==> inputs of 03-28 <==
==> flow/design.v <==
module calculator(
	input newkey,
	input [4:0] keycode,
	input clk,
	input rst,
	output reg [19:0] x,
	output reg led							 
	);
	localparam PLUS = 1'd0;					 
	localparam TIMES = 1'd1;				 
	localparam CLEAR20 = 20'd0;				 
	localparam CLEAR2 = 2'd0;				 
	localparam CLEAR1 = 1'd0;				 
	reg [19:0] y;
	reg op;
	reg [19:0] nextX;
	reg [19:0] nextY;
	reg nextOp;
	reg nextLED;
	reg [2:0] select;
	wire [19:0] sum;
	wire [19:0] product;
	wire [19:0] result;
	wire [19:0] ovp;						 
	wire ovs;								 
	always @ (posedge clk)
		begin
			if (rst)
				begin
					x <= CLEAR20;
					y <= CLEAR20;
					op <= CLEAR1;
					led <= CLEAR1;
				end
			else
				begin
					x <= nextX;
					y <= nextY;
					op <= nextOp;
					led <= nextLED;
				end
		end
  always @ (select, x, y, op, led, result, ovp, ovs, keycode)
		case(select)
			3'd0:						 
				begin
              		nextX = x;
					nextY = y;
					nextOp = op;
					nextLED = led;
				end
			3'd1:						 
				begin
              		nextX = CLEAR20;
					nextY = x;
					nextOp = PLUS;
					nextLED = CLEAR1;
				end
			3'd2:						 
				begin
              		nextX = CLEAR20;
					nextY = x;
					nextOp = TIMES;
					nextLED = CLEAR1;
				end
			3'd3:						 
				begin
              		nextX = result;
					nextY = y;
					nextOp = op;
					nextLED = op ? (ovp != 0) : ovs;
				end	
			3'd4:						 
				begin
              		nextX = CLEAR20;
					nextY = CLEAR20;
					nextOp = CLEAR1;				 
					nextLED = CLEAR1;
				end
			3'd7:						 
				begin
              		nextX = {x[15:0],keycode[3:0]};	 
					nextY = y;
					nextOp = op;
					nextLED = CLEAR1;
				end
			default:					 
				begin
              		nextX = x;
					nextY = y;
					nextOp = op;
					nextLED = led;
				end
		endcase
	always @ (newkey, keycode)
		begin
			if(!newkey)	select <= 3'd0;				 
			else if(keycode[4]) select <= 3'd7;		 
			else select <= keycode[2:0];			 
		end
	assign result = op ? product : sum;				 
	assign {ovp, product} = x * y;					 
	assign {ovs, sum} = x + y;						 
endmodule	
==> flow/run.sh <==
#!/bin/bash
# the make line also repeats each setting of config.mk as NAME=value (left out here)
make -C /OpenROAD-flow-scripts/flow DESIGN_CONFIG=/design/flow/config.mk WORK_HOME=/design/flow/orfs CLKGATE_MAP_FILE= finish
==> flow/config.mk <==
export PLATFORM = sky130hd
export DESIGN_NAME = calculator
export DESIGN_NICKNAME = calculator
export VERILOG_FILES = /design/flow/design.v
export SDC_FILE = /design/flow/constraint.sdc
export NUM_CORES = 4
export LEC_CHECK = 0
export CAP_MARGIN = 20
export CORE_MARGIN = 3
export CORE_UTILIZATION = 36
export PLACE_DENSITY = 0.74
export SETUP_SLACK_MARGIN = 0.31
export SLEW_MARGIN = 20
==> flow/constraint.sdc <==
create_clock -name core_clock -period 4.94 [get_ports {clk}]
set_input_delay 0.9880 -clock core_clock [delete_from_list [all_inputs] [get_ports {clk}]]
set_output_delay 0.9880 -clock core_clock [all_outputs]
set_load 0.01 [all_outputs]
==> 11-17: changes against 03-28 <==
CORE_MARGIN = 2   (was 3)
CORE_UTILIZATION = 72   (was 36)
CTS_CLUSTER_DIAMETER = 29   (was default)
PLACE_DENSITY = 0.38   (was 0.74)
SETUP_SLACK_MARGIN = 0.99   (was 0.31)
TNS_END_PERCENT = 95   (was default)
==> flow/constraint.sdc (replaced) <==
create_clock -name core_clock -period 6.72 [get_ports {clk}]
set_input_delay 1.3440 -clock core_clock [delete_from_list [all_inputs] [get_ports {clk}]]
set_output_delay 1.3440 -clock core_clock [all_outputs]
set_load 0.01 [all_outputs]
==> 02-14: changes against 03-28 <==
CORE_MARGIN = 2   (was 3)
CORE_UTILIZATION = 72   (was 36)
CTS_CLUSTER_DIAMETER = 40   (was default)
PLACE_DENSITY = default   (was 0.74)
PLACE_DENSITY_LB_ADDON = 0.01   (was default)
SETUP_SLACK_MARGIN = 0.87   (was 0.31)
==> flow/constraint.sdc (replaced) <==
create_clock -name core_clock -period 6.5 [get_ports {clk}]
set_input_delay 1.3000 -clock core_clock [delete_from_list [all_inputs] [get_ports {clk}]]
set_output_delay 1.3000 -clock core_clock [all_outputs]
set_load 0.01 [all_outputs]
==> 12-27: changes against 03-28 <==
CELL_PAD_IN_SITES_GLOBAL_PLACEMENT = 1   (was default)
CORE_MARGIN = 4   (was 3)
CORE_UTILIZATION = 40   (was 36)
GPL_ROUTABILITY_DRIVEN = 0   (was default)
PLACE_DENSITY = default   (was 0.74)
PLACE_DENSITY_LB_ADDON = 0.26   (was default)
SETUP_SLACK_MARGIN = default   (was 0.31)
==> flow/constraint.sdc (replaced) <==
create_clock -name core_clock -period 10.3 [get_ports {clk}]
set_input_delay 2.0600 -clock core_clock [delete_from_list [all_inputs] [get_ports {clk}]]
set_output_delay 2.0600 -clock core_clock [all_outputs]
set_load 0.01 [all_outputs]
==> qor summary <==
Count of multi-input gates: 12-27 1391; 03-28 1391; 02-14 -; 11-17 1391
Worst hold path type: 12-27 reg -> reg; 03-28 reg -> reg; 02-14 -; 11-17 reg -> reg
Met1 Routed Length: 12-27 22080 um; 03-28 19990 um; 02-14 -; 11-17 18430 um
Placement Rows: 12-27 73; 03-28 77; 02-14 55; 11-17 55
Area taken by flip-flops and latches: 12-27 842.1 um2; 03-28 919.6 um2; 02-14 -; 11-17 920.9 um2
Combinational logic power: 12-27 498 uW; 03-28 1.38 mW; 02-14 -; 11-17 985 uW
Switching Share: 12-27 47.54%; 03-28 45.65%; 02-14 -; 11-17 47.54%
Most used cell, CP: 12-27 fa_1; 03-28 fa_1; 02-14 -; 11-17 fa_1
Placeable core region: 12-27 40100 um2; 03-28 44510 um2; 02-14 22430 um2; 11-17 22430 um2
Worst hold margin: 12-27 0.5054 ns; 03-28 0.6255 ns; 02-14 -; 11-17 0.6131 ns
Clkbuf count: 12-27 5; 03-28 5; 02-14 -; 11-17 6
Die Span X: 12-27 210.1 um; 03-28 219.1 um; 02-14 154.7 um; 11-17 154.7 um
Max-cap violations: 12-27 0; 03-28 0; 02-14 -; 11-17 0
DP Worst Slack: 12-27 2.471 ns; 03-28 -1.986 ns; 02-14 -0.4077 ns; 11-17 -0.1932 ns
Result of the run: 12-27 timing/DRC/antenna clean; 03-28 complete, but fails checks; 02-14 stopped before the end; 11-17 complete, but fails checks
Last stage reached: 12-27 -; 03-28 -; 02-14 global routing; 11-17 -
Reasons for failing layout checks: 12-27 -; 03-28 setup timing; 02-14 -; 11-17 setup timing
Area of the multi-input gates: 12-27 13840 um2; 03-28 14480 um2; 02-14 -; 11-17 14530 um2
Final total power: 12-27 905.7 uW; 03-28 2.170 mW; 02-14 -; 11-17 1.564 mW
Power density over the cells: 12-27 52.38 nW/um2; 03-28 106.5 nW/um2; 02-14 -; 11-17 82.18 nW/um2

========
==> exp/juniper: inputs <==
Starts from the design.v that is shown in full above.
clock: 6.5 ns
lec_check: 0
cap_margin: 20
core_margin: 2
core_utilization: 69
cts_cluster_diameter: 40
slew_margin: 20
run.sh (not shown) runs the stock make flow with config.mk's settings and CLKGATE_MAP_FILE=.
==> exp/harbor: changes against exp/juniper <==
CORE_UTILIZATION = 72   (was 69)
CTS_CLUSTER_DIAMETER = unset   (was 40)
==> flow/constraint.sdc (replaced) <==
create_clock -name core_clock -period 12.2 [get_ports {clk}]
set_input_delay 2.4400 -clock core_clock [delete_from_list [all_inputs] [get_ports {clk}]]
set_output_delay 2.4400 -clock core_clock [all_outputs]
set_load 0.01 [all_outputs]
==> qor summary <==
Portion of total power attributed to sequential cells: exp/harbor 27.2%; exp/juniper 19.8%
Count of vias placed by the detailed router: exp/harbor 13280; exp/juniper 14440
Run status: exp/harbor timing/DRC/antenna clean; exp/juniper failed layout checks
Layout check failures: exp/harbor -; exp/juniper negative setup slack
Final worst path period need: exp/harbor 7821 ps; exp/juniper 6886 ps
Fmax: exp/harbor 127.9 MHz; exp/juniper 145.2 MHz
Critical-path cell with the highest stage delay: exp/harbor sky130_fd_sc_hd__dfxtp_1; exp/juniper sky130_fd_sc_hd__fa_1
Non-clock buffer total of the final layout: exp/harbor 49; exp/juniper 269
Floorplan core density: exp/harbor 72.86%; exp/juniper 70.05%
Placed instance count: exp/harbor 2093; exp/juniper 2347
Well-Tap Cells: exp/harbor 285; exp/juniper 319
Design Area, Final: exp/harbor 0.01684 mm2; exp/juniper 0.01880 mm2
Non-filler instance count after layout: exp/harbor 2100; exp/juniper 2355
RD Place Congestion: exp/harbor 1.005; exp/juniper 0.9386
Met2 global-route usage: exp/harbor 66.05%; exp/juniper 69.67%
Hold endpoint: exp/harbor x[2]; exp/juniper y[2]
Non-clock buffers, area share: exp/harbor 2.601%; exp/juniper 11.48%
CORE AREA: exp/harbor 0.02243 mm2; exp/juniper 0.02333 mm2
Violation count after the first detailed-routing iteration: exp/harbor 1199; exp/juniper 1162

========
==> job 5522: inputs <==
// calculator: RTL as listed in full above, without the edits since
export LEC_CHECK = 0
export CAP_MARGIN = 20
export CORE_ASPECT_RATIO = 1.42
export CORE_MARGIN = 2
export CORE_UTILIZATION = 36
export CTS_CLUSTER_DIAMETER = 333
export CTS_CLUSTER_SIZE = 98
export HOLD_SLACK_MARGIN = 0.12
export MAX_ROUTING_LAYER = met4
export MIN_ROUTING_LAYER = met1
export PLACE_DENSITY = 0.35
export SLEW_MARGIN = 15
export TNS_END_PERCENT = 40
create_clock -name core_clock -period 13.3 [get_ports {clk}]
==> job 7589 (differences from job 5522) <==
Settings changed: CORE_UTILIZATION 36 to 63, PLACE_DENSITY 0.35 to 0.55, SETUP_SLACK_MARGIN set to 3.1.
==> job 8380 (differences from job 5522) <==
Settings changed: CORE_ASPECT_RATIO 1.42 to unset, CORE_UTILIZATION 36 to 72, CTS_CLUSTER_DIAMETER 333 to 29, CTS_CLUSTER_SIZE 98 to unset, HOLD_SLACK_MARGIN 0.12 to unset, MIN_ROUTING_LAYER met1 to unset, SLEW_MARGIN 15 to 20, TNS_END_PERCENT 40 to unset.
==> flow/constraint.sdc (replaced) <==
create_clock -name core_clock -period 7.97 [get_ports {clk}]
set_input_delay 1.5940 -clock core_clock [delete_from_list [all_inputs] [get_ports {clk}]]
set_output_delay 1.5940 -clock core_clock [all_outputs]
set_load 0.01 [all_outputs]
==> job 8975 (differences from job 5522) <==
Settings changed: CORE_UTILIZATION 36 to 72, CTS_CLUSTER_DIAMETER 333 to 275, CTS_CLUSTER_SIZE 98 to unset, HOLD_SLACK_MARGIN 0.12 to -0.09, PLACE_DENSITY 0.35 to unset, PLACE_DENSITY_LB_ADDON set to 0.01, SETUP_SLACK_MARGIN set to -0.35.
==> flow/constraint.sdc (replaced) <==
create_clock -name core_clock -period 6.17 [get_ports {clk}]
set_input_delay 1.2340 -clock core_clock [delete_from_list [all_inputs] [get_ports {clk}]]
set_output_delay 1.2340 -clock core_clock [all_outputs]
set_load 0.01 [all_outputs]
==> run summary <==
Flow results are below.

- The first routing iteration left between 1,000 and 1,500 violations.
- The leakage power of the design is 0.007873 µW, for reference.
- The worst path needs 7.687 ns of the cycle, external delays included.
- Setup repair after global routing left no endpoint under its margin.
- The flow ran to the end and the layout has no timing, DRC or antenna violations.
- In this run, placement finished with an instance count of between 2,000 and 2,500.
- The max-slew check reports its worst relative slack as 0.2811.
- The flow reports power dissipated in combinational cells as between 600 and 700 µW.
- The wire length of the first global-routing pass is approximately 76 mm, for reference.
[end of results for job 8380]
==> run summary <==
Flow results are below.

- The run finished with no timing, DRC or antenna violations.
- The time the worst path needs with I/O delays and setup is 7.572 ns, for reference.
- The overall power after layout is 697.7 µW, for reference.
- The biggest power consumer among the groups is combinational logic, for reference.
- The clock reaches the later pin of the worst-skew pair after 0.31 ns.
- The detailed router reports a met3 wire length of 1.581 mm.
- Across all checked pins, the minimum headroom to the slew limit is 0.3863.
- The first global-routing pass estimated 88.46 mm of wire.
- After synthesis, the chip area reported by Yosys is 16,340 µm².
- Per report_power, the Combinational row totals 414 µW.
- The count of routing violations after the opening detailed-route iteration is 754, for reference.
- The critical path launch point is x[5], for reference.
- The H-tree generated during clock tree synthesis spans 2 levels.
- The prevailing logic family in the synthesized netlist is adder cells, for reference.
- Setup repair after global routing left no endpoint under its margin.
- Once placement completed, the tool counted placed cells totaling 2,405.
[end of results for job 5522]
==> run summary <==
Flow results are below.

- For met2 alone, demand over resource in global routing was 0.6767.
- The relative max-transition margin is 0.2046, for reference.
- Per report_power, the Combinational row totals 378 µW.
- The area after detailed placement is 16,850 µm², for reference.
- The area recorded from the Yosys report for this design is ~16,000 µm².
- The run finished with no timing, DRC or antenna violations.
- The worst path needs 7.843 ns of the cycle, external delays included.
- The leakage power in the latest report is 0.007803 µW.
- Per the detail_route log, met3 wirelength is 2.622 mm.
- Setup repair after global routing left no endpoint under its margin.
- The count of routing violations after the opening detailed-route iteration is 855, for reference.
- The multi-input gate count is 1,391, for reference.
- The floorplan net count is 2,370, for reference.
- Including well taps, the total number of placed cells is between 2,000 and 2,500.
- The wire length of the first global-routing pass is about 78 mm, for reference.
[end of results for job 7589]
==> run summary <==
Flow results are below.

- The flow ran to the end, but the layout failed its checks.
- The violated checks flagged are setup timing.
- The slew check shows that the tightest pin keeps a relative margin of 0.2283.
- The count of endpoints failing setup in the final report is 9, for reference.
- The leakage power of the design is 0.009047 µW, for reference.
- The power dissipated in combinational cells is 1100 µW, for reference.
- The number of placed instances, taps included, is 2,343.
- The final worst setup slack is -0.7807 ns, for reference.
[end of results for job 8975]

========
==> run M <==
// calculator: RTL as listed in full above, without the edits since
clock: 7.87 ns
lec_check: 0
cap_margin: 20
core_margin: 2
core_utilization: 40
slew_margin: 20
==> run C (differences from run M) <==
CORE_UTILIZATION = 65   (was 40)
==> flow/constraint.sdc (replaced) <==
create_clock -name core_clock -period 5.94 [get_ports {clk}]
set_input_delay 1.1880 -clock core_clock [delete_from_list [all_inputs] [get_ports {clk}]]
set_output_delay 1.1880 -clock core_clock [all_outputs]
set_load 0.01 [all_outputs]
==> run A (differences from run M) <==
CORE_UTILIZATION = 72   (was 40)
PLACE_DENSITY = 0.38   (was not set)
SETUP_SLACK_MARGIN = 1.49   (was not set)
==> flow/constraint.sdc (replaced) <==
create_clock -name core_clock -period 7.12 [get_ports {clk}]
set_input_delay 1.4240 -clock core_clock [delete_from_list [all_inputs] [get_ports {clk}]]
set_output_delay 1.4240 -clock core_clock [all_outputs]
set_load 0.01 [all_outputs]
==> impl_metrics.json <==
{
  "firstDrtPassIters": 6,
  "layout.nonclk_buf_share_pct": 8.809,
  "crit_required_ns": 7.31,
  "reg2reg_slack_ns": 0.22,
  "nNetsFinal": 2456,
  "critPathMaxFanout": 10,
  "status": "finished clean",
  "syn_to_final_growth_pct": 15.66
}
[end of results for run A]
==> impl_metrics.json <==
{
  "status": "complete, but fails checks",
  "setup_violations": 6,
  "critPathMaxFanout": 8,
  "setup_ws_ns": -0.7964,
  "failed_checks": "setup timing"
}
[end of results for run C]
==> impl_metrics.json <==
{
  "crit_required_ns": 8.06,
  "syn_to_final_growth_pct": 7.387,
  "status": "finished clean",
  "firstDrtPassIters": 9,
  "critPathMaxFanout": 21,
  "nNetsFinal": 2356,
  "layout.nonclk_buf_share_pct": 4.434
}
[end of results for run M]

========
==> tundra: inputs <==
// calculator: RTL as listed in full above, without the edits since
export LEC_CHECK = 0
export CAP_MARGIN = 15
export CELL_PAD_IN_SITES_GLOBAL_PLACEMENT = 1
export CORE_ASPECT_RATIO = 1.06
export CORE_MARGIN = 7
export CORE_UTILIZATION = 30
export CTS_CLUSTER_SIZE = 57
export GPL_ROUTABILITY_DRIVEN = 1
export HOLD_SLACK_MARGIN = 0.02
export MIN_ROUTING_LAYER = met2
export SLEW_MARGIN = 20
export TNS_END_PERCENT = 10
create_clock -name core_clock -period 10.3 [get_ports {clk}]
==> zinc: changes against tundra <==
==> flow/config.mk (replaced) <==
export PLATFORM = sky130hd
export DESIGN_NAME = calculator
export DESIGN_NICKNAME = calculator
export VERILOG_FILES = /design/flow/design.v
export SDC_FILE = /design/flow/constraint.sdc
export NUM_CORES = 4
export LEC_CHECK = 0
export CAP_MARGIN = 20
export CORE_MARGIN = 2
export CORE_UTILIZATION = 72
export PLACE_DENSITY = 0.35
export SLEW_MARGIN = 20
==> flow/constraint.sdc (replaced) <==
create_clock -name core_clock -period 6.49 [get_ports {clk}]
set_input_delay 1.2980 -clock core_clock [delete_from_list [all_inputs] [get_ports {clk}]]
set_output_delay 1.2980 -clock core_clock [all_outputs]
set_load 0.01 [all_outputs]
==> flow_metrics.env <==
# source this file to load flow results
export IMPL_warning_count=31
export IMPL_die_x_um=155
export IMPL_antenna_cells_inserted=1
export IMPL_busiest_layer="met2"
export IMPL_cts_resized_gates=41
export IMPL_ir_drop_mv=0.106
export IMPL_internal_power_mw=0.918
export IMPL_so_faults="setup timing"
export IMPL_finalSetupViolCount=2
export IMPL_setup_ws_ns=-0.396
export IMPL_vias_per_cell=6.44
export IMPL_switchingPower_mw=0.764
export IMPL_met2_usage_pct=76.4
export IMPL_relSlewSlack_pct=31.6
export IMPL_status="failed layout checks"
-- figures above: zinc

==> flow_metrics.env <==
# source this file to load flow results
export IMPL_status="timing/DRC/antenna clean"
export IMPL_critPathBufInv=4
export IMPL_internal_power_mw=0.477
export IMPL_grt_usage_pct=27.6
export IMPL_antenna_cells_inserted=0
export IMPL_met2_usage_pct=32.6
export IMPL_setup_ws_ns=2.30
export IMPL_busiest_layer="met3"
export IMPL_relSlewSlack_pct=18.9
export IMPL_pre_cts_ws_ns=2.41
export IMPL_switchingPower_mw=0.469
-- figures above: tundra

Power is estimated from default activity; no workload was simulated.
